## alu_top
module alu_top(
    input             clk,
    input      [31:0] a_in,
    input      [31:0] b_in,
    input      [3:0]  aluc_in,
    output reg [31:0] r_out,
    output reg        zero_out,
    output reg        overflow_out
    );
Size in the first run: ~1100 cells after synthesis, roughly 100 I/O pins, roughly 9200 um2 of cells after synthesis.
==> flow/config.mk <==
export PLATFORM = sky130hd
export DESIGN_NAME = alu_top
export DESIGN_NICKNAME = alu_top
export VERILOG_FILES = /design/flow/design.v
export SDC_FILE = /design/flow/constraint.sdc
export NUM_CORES = 4
export LEC_CHECK = 0
export CAP_MARGIN = 40
export CORE_MARGIN = 2
export CORE_UTILIZATION = 72
export CTS_CLUSTER_DIAMETER = 93
export CTS_CLUSTER_SIZE = 20
export HOLD_SLACK_MARGIN = 0.13
export PLACE_DENSITY = 0.8
export SLEW_MARGIN = 20
==> flow/constraint.sdc <==
create_clock -name core_clock -period 5.5 [get_ports {clk}]
set_input_delay 1.1000 -clock core_clock [delete_from_list [all_inputs] [get_ports {clk}]]
set_output_delay 1.1000 -clock core_clock [all_outputs]
set_load 0.01 [all_outputs]
run.sh (not shown) runs the stock make flow with config.mk's settings and CLKGATE_MAP_FILE=.
The baseline finished with negative setup slack left.
Change:
--- a/flow/config.mk
+++ b/flow/config.mk
@@ -8 +8 @@
-export CAP_MARGIN = 40
+export CAP_MARGIN = 20
@@ -11,4 +11,2 @@
-export CTS_CLUSTER_DIAMETER = 93
-export CTS_CLUSTER_SIZE = 20
-export HOLD_SLACK_MARGIN = 0.13
-export PLACE_DENSITY = 0.8
+export CTS_CLUSTER_DIAMETER = 52
+export PLACE_DENSITY = 0.37
==> flow/constraint.sdc (replaced) <==
create_clock -name core_clock -period 5.48 [get_ports {clk}]
set_input_delay 1.0960 -clock core_clock [delete_from_list [all_inputs] [get_ports {clk}]]
set_output_delay 1.0960 -clock core_clock [all_outputs]
set_load 0.01 [all_outputs]
The new run stopped in global routing (5_1_grt) on GRT-0232.
Area after synthesis does not change.
Die size stays the same.
Synthesized cell count is unchanged.

* * *

build 86:
alu_top again, from the RTL that the note above started with.
Settings: LEC_CHECK=0, ABC_AREA=0, CAP_MARGIN=20, CORE_ASPECT_RATIO=0.5, CORE_MARGIN=9, CORE_UTILIZATION=58, CTS_CLUSTER_DIAMETER=232, CTS_CLUSTER_SIZE=100, PLACE_DENSITY=0.92, SETUP_SLACK_MARGIN=-0.35, SLEW_MARGIN=20, TNS_END_PERCENT=5; clock period 6.0 ns.
Status build 86: flow complete, layout not clean - negative setup slack
The inputs of build 55 differ from those of build 86 as listed below.
- PLACE_DENSITY no longer set, was 0.92
- ABC_AREA no longer set, was 0
- CORE_MARGIN now 2, was 9
- CORE_ASPECT_RATIO no longer set, was 0.5
- CTS_CLUSTER_DIAMETER no longer set, was 232
- SETUP_SLACK_MARGIN no longer set, was -0.35
- CORE_UTILIZATION now 67, was 58
### Flow results
Higher total detailed-routing wirelength goes to build 55 over build 86.
In the metrics for build 86 and build 55, the one carrying the lower area of the die is build 55.
Build 55 finished end to end and its layout was clean on timing, DRC and antenna.
Delta (build 55 minus build 86): least setup slack across all paths after layout went up 240 ps, critical path depth moved down, layout sequential cell count held steady, die outline width shows a reduction of 75 um, final cycle utilization of the critical path now sits lower.
Compared with build 86, build 55 is hungrier on power.
On part of the total power dissipated in the clock network, build 55 tracks build 86 almost exactly.
For build 9, these inputs were changed with respect to build 55:
- an added ABC_AREA of 0
- an added CTS_CLUSTER_DIAMETER of 232
- a change of CORE_UTILIZATION from 67 to 58
- a change of CORE_MARGIN from 2 to 9
- an added CORE_ASPECT_RATIO of 0.5
## What came out
Non-clock buffer count: build 9 and build 55 compared, higher one is build 9
Compare build 9 and build 55 | count of TritonRoute iterations in the first routing pass lower: build 9
The final reports for build 9 and build 55 show die height lower in the former.
Lower met2 layer wire length in the routed design among build 9 and build 55: build 9
Comparing post-route total power for build 9 and build 55, the bigger number came from build 55.
Compared with build 55, in build 9 met3 wire length decreased 780 um; relative area change from synthesis to final layout increased 1.7 points.
> inputs changed (build 9 -> build 46)
- removing CTS_CLUSTER_DIAMETER (formerly 232)
- changing ABC_AREA from 0 to 1
- removing CORE_ASPECT_RATIO (formerly 0.5)
- removing CTS_CLUSTER_SIZE (formerly 100)
- removing TNS_END_PERCENT (formerly 5)
- changing CORE_MARGIN from 9 to 2
- changing CORE_UTILIZATION from 58 to 64
- changing the clock period (ns, I/O delays scaled along) from 6.0 to 6.85
--- outcome ---
- Taking build 46 over build 9, the power spent charging and discharging nets ratio works out to 0.942.
- Comparing build 9 and build 46, the lower normalized max-slew margin was measured on build 9.
- Build 46 vs build 9 on multi-input combinational cell count: build 46 is the higher one.
- Build 46 against build 9; standard cell area after detailed placement is up by a little under 10%.
- Going from build 9 to build 46, sum of routed wire length over all layers climbed 6500 um, sequential-cell power consumption went down 11%.
- From build 9 to build 46 the numbers moved as follows: pin count of the biggest net entering global routing moved up, number of signal-net buffers in the layout saw a decrease.
Inputs modified between build 46 and build 69:
- a deleted ABC_AREA that had been 1
- an added TNS_END_PERCENT of 5
- a change of CORE_UTILIZATION from 64 to 40
- an added CTS_CLUSTER_SIZE of 100
- a change of the clock period (ns, I/O delays scaled along) from 6.85 to 6.0
==> results <==
- Relative to build 46, buffers plus inverters on the worst setup path decreased by 1 in build 69.
- Lower proportion of cell area occupied by multi-input gates was reported by build 46, not build 69.
- simple AND/OR/NAND/NOR gates as the top logic cell family in the synthesized netlist was reported by build 46, and AND-OR/OR-AND gates by build 69.
- Build 69 vs build 46 — post-synth design cell area dropped 11%.
- Re sequential power: build 69 is 12% up on build 46.
- Looking at non-clock buffer count across build 46 and build 69, the one that comes out lower is build 46.

* * *

run A:
Starting RTL as in the previous note.
make LEC_CHECK=0 ABC_AREA=1 CAP_MARGIN=20 CELL_PAD_IN_SITES_GLOBAL_PLACEMENT=1 CORE_ASPECT_RATIO=0.72 CORE_MARGIN=4 CORE_UTILIZATION=29 GPL_ROUTABILITY_DRIVEN=0 HOLD_SLACK_MARGIN=0.2 MIN_ROUTING_LAYER=met1 PLACE_DENSITY_LB_ADDON=0.19 SETUP_SLACK_MARGIN=1.26 SLEW_MARGIN=40 finish   # period 4.91 ns
Having completed the whole flow, run A delivered a layout that passed the timing, design-rule and antenna checks.
Input changes introduced in run B (baseline for comparison: run A):
# run A
export LEC_CHECK = 0
export ABC_AREA = 1
export CAP_MARGIN = 20
export CELL_PAD_IN_SITES_GLOBAL_PLACEMENT = 1
export CORE_ASPECT_RATIO = 0.72
export CORE_MARGIN = 4
export CORE_UTILIZATION = 29
export GPL_ROUTABILITY_DRIVEN = 0
export HOLD_SLACK_MARGIN = 0.2
export MIN_ROUTING_LAYER = met1
export PLACE_DENSITY_LB_ADDON = 0.19
export SETUP_SLACK_MARGIN = 1.26
export SLEW_MARGIN = 40
create_clock -name core_clock -period 4.91 [get_ports {clk}]
# run B
export LEC_CHECK = 0
export CAP_MARGIN = 20
export CORE_MARGIN = 2
export CORE_UTILIZATION = 20
export SLEW_MARGIN = 20
create_clock -name core_clock -period 5.73 [get_ports {clk}]
Findings:
- Re flip-flop and latch share of the layout cell area: run A and run B aren't equal, and the higher value belongs to run B.
- Diff run A -> run B | clock network power share | increase of 2.5 points
- Compared with run A, run B shows a lower routed length per placed instance.
The inputs of run C differ from those of run B as listed below.
# run B
export LEC_CHECK = 0
export CAP_MARGIN = 20
export CORE_MARGIN = 2
export CORE_UTILIZATION = 20
export SLEW_MARGIN = 20
create_clock -name core_clock -period 5.73 [get_ports {clk}]
# run C
export LEC_CHECK = 0
export CAP_MARGIN = 20
export CORE_MARGIN = 2
export CORE_UTILIZATION = 72
export CTS_CLUSTER_DIAMETER = 52
export PLACE_DENSITY = 0.37
export SLEW_MARGIN = 20
create_clock -name core_clock -period 5.34 [get_ports {clk}]
Notes after the runs:
Re H-tree depth: no difference whatsoever between run B and run C.
Number of cells traversed by the worst register-to-register path on run C is down relative to run B.
Vias: run C more than run B
Every stage of run C finished as expected; the final checks, on the other hand, flagged setup timing, which means the layout fails.
Side by side, post-route minimum period turned out higher in run C than in run B.
Run C vs. run B: overall power of the completed layout rose by about 7%; post-route worst hold slack now smaller.
Run C gives less first-pass GRT wire length than run B did.
Of run C and run B, the run reporting the lower layout overhead on the synthesized area was run C.
Delta (run C minus run B): final cell count down 416; critical path data required time lost 0.44 ns; worst-skew pair later-pin latency lost 0.03 ns.
What run D does differently from run C at the input level:
# run C
export LEC_CHECK = 0
export CAP_MARGIN = 20
export CORE_MARGIN = 2
export CORE_UTILIZATION = 72
export CTS_CLUSTER_DIAMETER = 52
export PLACE_DENSITY = 0.37
export SLEW_MARGIN = 20
create_clock -name core_clock -period 5.34 [get_ports {clk}]
# run D
export LEC_CHECK = 0
export CAP_MARGIN = 20
export CORE_MARGIN = 2
export CORE_UTILIZATION = 72
export CTS_CLUSTER_DIAMETER = 62
export PLACE_DENSITY = 0.66
export SLEW_MARGIN = 20
create_clock -name core_clock -period 5.73 [get_ports {clk}]
Findings:
Run D: all stages done; final checks FAILED (setup timing).
Total power per unit cell area in run D is about 4.4% below run C.
Run D: fraction of area in non-clock buffers lower than run C
Global-route usage for run D: 1.2 points down relative to run C
The following lists how run E was set up differently from run D:
# run D
export LEC_CHECK = 0
export CAP_MARGIN = 20
export CORE_MARGIN = 2
export CORE_UTILIZATION = 72
export CTS_CLUSTER_DIAMETER = 62
export PLACE_DENSITY = 0.66
export SLEW_MARGIN = 20
create_clock -name core_clock -period 5.73 [get_ports {clk}]
# run E
export LEC_CHECK = 0
export CAP_MARGIN = 20
export CORE_MARGIN = 2
export CORE_UTILIZATION = 72
export CTS_CLUSTER_DIAMETER = 51
export CTS_CLUSTER_SIZE = 58
export PLACE_DENSITY = 0.67
export SLEW_MARGIN = 20
create_clock -name core_clock -period 5.42 [get_ports {clk}]
Notes after the runs:
- As for a clean layout from run E and run D, there is none.
- The final report for run D shows a completed flow and a layout that fails verification, specifically setup timing.
- Compared run E against run D; global-route wire length before repair within noise.
- Going from run D to run E, logic gate fraction of the total cell area now smaller; area after synthesis closely matched the old numbers.
For run F, these inputs were changed with respect to run E:
# run E
export LEC_CHECK = 0
export CAP_MARGIN = 20
export CORE_MARGIN = 2
export CORE_UTILIZATION = 72
export CTS_CLUSTER_DIAMETER = 51
export CTS_CLUSTER_SIZE = 58
export PLACE_DENSITY = 0.67
export SLEW_MARGIN = 20
create_clock -name core_clock -period 5.42 [get_ports {clk}]
# run F
export LEC_CHECK = 0
export CAP_MARGIN = 40
export CORE_MARGIN = 2
export CORE_UTILIZATION = 72
export CTS_CLUSTER_DIAMETER = 51
export CTS_CLUSTER_SIZE = 23
export PLACE_DENSITY = 0.67
export SLEW_MARGIN = 20
create_clock -name core_clock -period 5.42 [get_ports {clk}]
Findings:
Run F finished every stage; the final checks, however, were not passed, the failures being setup timing. Reported for run F and run E, count of final setup violators turned out identical to the last digit. | multi-input combinational area share | run E vs run F | ≈ equal |. The count of hold-fix buffers inserted at cts of run F and that of run E are within noise of each other. Going from run E to run F, total of max-cap violations comparable, area fraction in full adders, half adders and majority gates comparable, sequential fraction of the synthesis area comparable.
Power figures rest on the tool's default switching activity, not on a simulated workload.
